==> v31: inputs <==
// CORDIC_tanInv_sqrt
module CORDIC_tanInv_sqrt(
    output [15:0] X0,   
    output [15:0] Y0,   
    output [15:0] Z0,   
    input  [15:0] Xin,
    input  [15:0] Yin,
    input  [15:0] Zin,   
    input  clk
);
clock: 5.49 ns
lec_check: 0
cap_margin: 20
cell_pad_in_sites_global_placement: 0
core_margin: 2
core_utilization: 45
gpl_routability_driven: 0
gpl_timing_driven: 1
min_routing_layer: met1
setup_slack_margin: 0.8
slew_margin: 20
tns_end_percent: 30
run.sh (not shown) runs the stock make flow with config.mk's settings and CLKGATE_MAP_FILE=.
==> v11: changes against v31 <==
==> flow/config.mk (replaced) <==
export PLATFORM = sky130hd
export DESIGN_NAME = CORDIC_tanInv_sqrt
export DESIGN_NICKNAME = CORDIC_tanInv_sqrt
export VERILOG_FILES = /design/flow/design.v
export SDC_FILE = /design/flow/constraint.sdc
export NUM_CORES = 4
export LEC_CHECK = 0
export CAP_MARGIN = 15
export CORE_ASPECT_RATIO = 1.65
export CORE_MARGIN = 2
export CORE_UTILIZATION = 45
export CTS_CLUSTER_DIAMETER = 361
export GPL_ROUTABILITY_DRIVEN = 1
export MAX_ROUTING_LAYER = met4
export SLEW_MARGIN = 10
==> flow/constraint.sdc (replaced) <==
create_clock -name core_clock -period 3.14 [get_ports {clk}]
set_input_delay 0.6280 -clock core_clock [delete_from_list [all_inputs] [get_ports {clk}]]
set_output_delay 0.6280 -clock core_clock [all_outputs]
set_load 0.01 [all_outputs]
==> v14: changes against v31 <==
==> flow/config.mk (replaced) <==
export PLATFORM = sky130hd
export DESIGN_NAME = CORDIC_tanInv_sqrt
export DESIGN_NICKNAME = CORDIC_tanInv_sqrt
export VERILOG_FILES = /design/flow/design.v
export SDC_FILE = /design/flow/constraint.sdc
export NUM_CORES = 4
export LEC_CHECK = 0
export CAP_MARGIN = 15
export CORE_ASPECT_RATIO = 1.04
export CORE_MARGIN = 2
export CORE_UTILIZATION = 70
export CTS_CLUSTER_DIAMETER = 361
export GPL_ROUTABILITY_DRIVEN = 1
export MAX_ROUTING_LAYER = met4
export SETUP_SLACK_MARGIN = 0.85
export SLEW_MARGIN = 10
==> flow/constraint.sdc (replaced) <==
create_clock -name core_clock -period 2.96 [get_ports {clk}]
set_input_delay 0.5920 -clock core_clock [delete_from_list [all_inputs] [get_ports {clk}]]
set_output_delay 0.5920 -clock core_clock [all_outputs]
set_load 0.01 [all_outputs]
==> comparison table <==
item                                                                                                v31                                    v11                                    v14
Result of the run                                                              timing/DRC/antenna clean               timing/DRC/antenna clean                        failed layout checks
Violated checks                                                                                       -                                      -                           setup timing
Smallest setup slack after layout                                                               1.77 ns                              0.0897 ns                              -0.382 ns
Final instance area                                                                           58200 µm²                              62800 µm²                              68300 µm²
Routed wirelength normalized by instance count                                                  15.4 µm                                16.5 µm                                23.5 µm
Number of global-route vias before repair                                                         38641                                  43623                                  45134
Transition time at the pin with the least slew margin                                          0.966 ns                               0.733 ns                               0.700 ns
Pin count of the biggest net entering global routing                                                 53                                     47                                     44
Fill cells                                                                                        10713                                  10583                                   2712
Clock latency on the worst-skew pair                                                            0.68 ns                                0.71 ns                                0.69 ns
Max_slew headroom                                                                                 35.0%                                  50.4%                                  52.1%
Critical Path Start                                                vectoring_stages[3].ry.q[15]$_DFF_P_  vectoring_stages[11].rx.q[14]$_DFF_P_  vectoring_stages[11].ry.q[12]$_DFF_P_
Capture instance of the worst register-to-register path            vectoring_stages[4].ry.q[15]$_DFF_P_  vectoring_stages[12].ry.q[15]$_DFF_P_  vectoring_stages[12].rx.q[11]$_DFF_P_
Unrepaired setup endpoints after global routing                                                      no                                    yes                                    yes
Worst-case register-to-register setup slack                                                     1.77 ns                                0.09 ns                               -0.38 ns
Number of gates resized after CTS                                                                     0                                     57                                    349
Total Negative Setup Slacks                                                                        0 ns                                   0 ns                               -3.77 ns
Met2 track utilization from global routing                                                        35.2%                                  47.4%                                  63.7%
Total instance count after detailed placement                                                      7355                                   7814                                   7057
Iteration-0 DRC Markers                                                                            1748                                   1297                                   4845
Count of buffers not belonging to the clock network in the layout                                   113                                    584                                    732
Longest individual stage delay on the worst path                                                0.84 ns                                0.38 ns                                0.41 ns
GRT Total Usage                                                                                   19.3%                                  22.4%                                  34.9%
Placed cell areas                                                                             55000 µm²                              58300 µm²                              57300 µm²
